==> flow/design.v (excerpt) <==
module ALU(
input clk,
input [15:0]a,b,
input [3*8:0] op,
output  reg [31:0]out
    );
export LEC_CHECK = 0
export CAP_MARGIN = 20
export CORE_MARGIN = 2
export CORE_UTILIZATION = 40
export CTS_CLUSTER_DIAMETER = 141
export GPL_TIMING_DRIVEN = 0
export HOLD_SLACK_MARGIN = 0.01
export MAX_ROUTING_LAYER = met4
export MIN_ROUTING_LAYER = met1
export PLACE_DENSITY_LB_ADDON = 0.3
export SLEW_MARGIN = 20
export TNS_END_PERCENT = 15
create_clock -name core_clock -period 26.6 [get_ports {clk}]
run.sh (not shown) runs the stock make flow with config.mk's settings and CLKGATE_MAP_FILE=.
The baseline went through all stages and came out clean.
==> next run, changes <==
CORE_MARGIN = 8   (was 2)
CTS_CLUSTER_DIAMETER = 218   (was 141)
CTS_CLUSTER_SIZE = 95   (was unset)
GPL_TIMING_DRIVEN = unset   (was 0)
HOLD_SLACK_MARGIN = unset   (was 0.01)
MAX_ROUTING_LAYER = unset   (was met4)
MIN_ROUTING_LAYER = unset   (was met1)
PLACE_DENSITY_LB_ADDON = unset   (was 0.3)
clock period = 28.0 ns   (was 26.6 ns; I/O delays follow)
Outcome: The new run passed the timing, design-rule and antenna checks. Area after synthesis does not change. Wire length came out lower by about 14%. Utilization came out lower by 6.8 points. Power came out lower by about 4.5%. Final area came out lower by about 13%. Final cell count came out lower by 5.1%. Worst hold slack gets better by 0.44 ns. Global-route usage came out lower by 7.2 points. Setup slack gets better by 0.84 ns.
==> next run, changes <==
CORE_MARGIN = 2   (was 8)
CORE_UTILIZATION = 66   (was 40)
CTS_CLUSTER_DIAMETER = unset   (was 218)
CTS_CLUSTER_SIZE = unset   (was 95)
SETUP_SLACK_MARGIN = 3.58   (was unset)
TNS_END_PERCENT = unset   (was 15)
After rerunning: With this change the flow ended with an error in global routing on GRT-0232. Die area decreases by 45%. Area after synthesis stays the same. Synthesized cell count stays the same.


== run 1 ==
Starting RTL as in the previous note.
Settings: LEC_CHECK=0, CAP_MARGIN=20, CORE_MARGIN=2, CORE_UTILIZATION=50, SETUP_SLACK_MARGIN=-0.2, SLEW_MARGIN=20; clock period 15.0 ns.
The flow for run 1 finished, though final verification flagged setup timing.
Here is what was changed in the inputs of run 2 compared with run 1.
- a change of CORE_UTILIZATION from 50 to 40
- a deleted SETUP_SLACK_MARGIN that had been -0.2
- a change of the clock period (ns, I/O delays scaled along) from 15.0 to 27.1
Notes after the runs:
Run 2 went all the way through synthesis, placement and routing and the layout is clean on timing, DRC and antenna. Run 1 → run 2: sequential share of layout area has increased, global-route usage has decreased. Measured against run 1, the design area of run 2 comes out at 0.74 times the reference value. The buffer count excluding the clock tree in the final layout in run 2 was lower than what run 1 gave. Run 2 against run 1: portion of total power attributed to the clock network went down by 2.7 points; flip-flop and latch count after synthesis was more or less identical. For run 2, the worst setup path startpoint was op[6], unlike run 1, where it was op[24].
#### Input delta (run 3 over run 2)
- GPL_TIMING_DRIVEN newly set to 0
- HOLD_SLACK_MARGIN newly set to 0.01
- the clock period (ns, I/O delays scaled along) changed from 27.1 to 28.0
### Flow results
When run 3 is set beside run 2, its layout buffer count excluding clock buffers turns out to be 26% larger.
Compared with run 2, in run 3 clock edge transition at the registers on the reported setup and hold paths was more or less identical, portion of the clock cycle consumed by the worst path in the final layout went up by 1.4 points, number of antenna violations at the first check in global routing went up by 3, final instance area went up by 1.5%, met3 wirelength from detailed routing went up by about 23%.
Between run 3 and run 2, it is run 3 whose actual slew at the worst max-slew pin is higher, by 0.27 ns.


Setup of nickel:
ALU again, from the RTL that the note above started with.
export LEC_CHECK = 0
export ABC_AREA = 1
export CAP_MARGIN = 0
export CORE_ASPECT_RATIO = 1.74
export CORE_MARGIN = 2
export CORE_UTILIZATION = 48
export CTS_CLUSTER_DIAMETER = 369
export CTS_CLUSTER_SIZE = 98
export GPL_ROUTABILITY_DRIVEN = 1
export PLACE_DENSITY_LB_ADDON = 0.26
export SLEW_MARGIN = 20
export TNS_END_PERCENT = 30
create_clock -name core_clock -period 33.2 [get_ports {clk}]
The inputs of juniper differ from those of nickel as listed below.
- swapping 48 for 13 in CORE_UTILIZATION
- clearing GPL_ROUTABILITY_DRIVEN, which used to be 1
- swapping 0 for 20 in CAP_MARGIN
- clearing CTS_CLUSTER_DIAMETER, which used to be 369
- clearing TNS_END_PERCENT, which used to be 30
- clearing PLACE_DENSITY_LB_ADDON, which used to be 0.26
- clearing CORE_ASPECT_RATIO, which used to be 1.74
- clearing CTS_CLUSTER_SIZE, which used to be 98
- clearing ABC_AREA, which used to be 1
- swapping 33.2 for 35.4 in the clock period (ns, I/O delays scaled along)
juniper vs nickel, utilization went down by 37 points.
juniper falls short of nickel in worst setup slack before clock tree synthesis.
Per the comparison of juniper with nickel, total of plain and repair buffers excluding clock buffers now sits higher; proportion of synthesized area in mux cells now sits higher; final cell count higher.
Relative to juniper, the following input files were edited for cedar:
- CORE_UTILIZATION changed from 13 to 40
- the clock period (ns, I/O delays scaled along) changed from 35.4 to 28.0
[summary]
Proportion of power drawn by the clock network: higher on juniper. From cedar to juniper, final count of negative-setup-slack endpoints did not move at all. Compared with juniper, cedar is the more power-hungry design. [cedar] final wirelength rose 0.90% relative to juniper. cedar has combinational fraction of design power above what juniper had. Between juniper and cedar, final-stage net count increased. Complex-gate fraction of the synthesized area came out exactly the same in cedar and juniper. Number of clock buffers in the layout sits lower in cedar than in juniper. Sequential share of layout area delta (cedar -> juniper): insignificant. cedar against juniper; critical path depth in cells is down by a few percent.
The following lists how harbor was set up differently from cedar:
- CTS_CLUSTER_DIAMETER: unset -> 190
- CTS_CLUSTER_SIZE: unset -> 18
- CORE_UTILIZATION: 40 -> 41
- ABC_AREA: unset -> 1
==> results <==
- The post-synthesis cell type count in cedar is 1.3 times that in harbor.
- Against cedar, the final cell area of harbor is lower.
- harbor vs. cedar: worst setup timing slack at the placement stage moved up; via count moved up; total routed wirelength moved down; fmax moved up; global router's overall resource usage moved down.
Inputs modified between harbor and indigo:
- swapping 41 for 65 in CORE_UTILIZATION
- clearing CTS_CLUSTER_SIZE, which used to be 18
- clearing CTS_CLUSTER_DIAMETER, which used to be 190
- swapping 28.0 for 18.8 in the clock period (ns, I/O delays scaled along)
==> comparison <==
indigo: it failed with a tool error in 4_1_cts, so there are no final results.
[compare] base=harbor new=indigo: gate count of the mapped netlist neither gained nor lost much; initial cell density of the core picked up an extra 25 points.
Looking at floorplan die area across both flows, indigo is the stronger of the two, with harbor trailing.
When the final numbers for indigo and harbor were put side by side, the die width turned out to be greater in harbor.
indigo against harbor: number of placed instances, taps included rose about 12%; area fraction in full adders, half adders and majority gates about even; cell area after placement rose 0.0056 mm2; placed wire-length estimate rose 12000 um.
Power figures rest on the tool's default switching activity, not on a simulated workload.
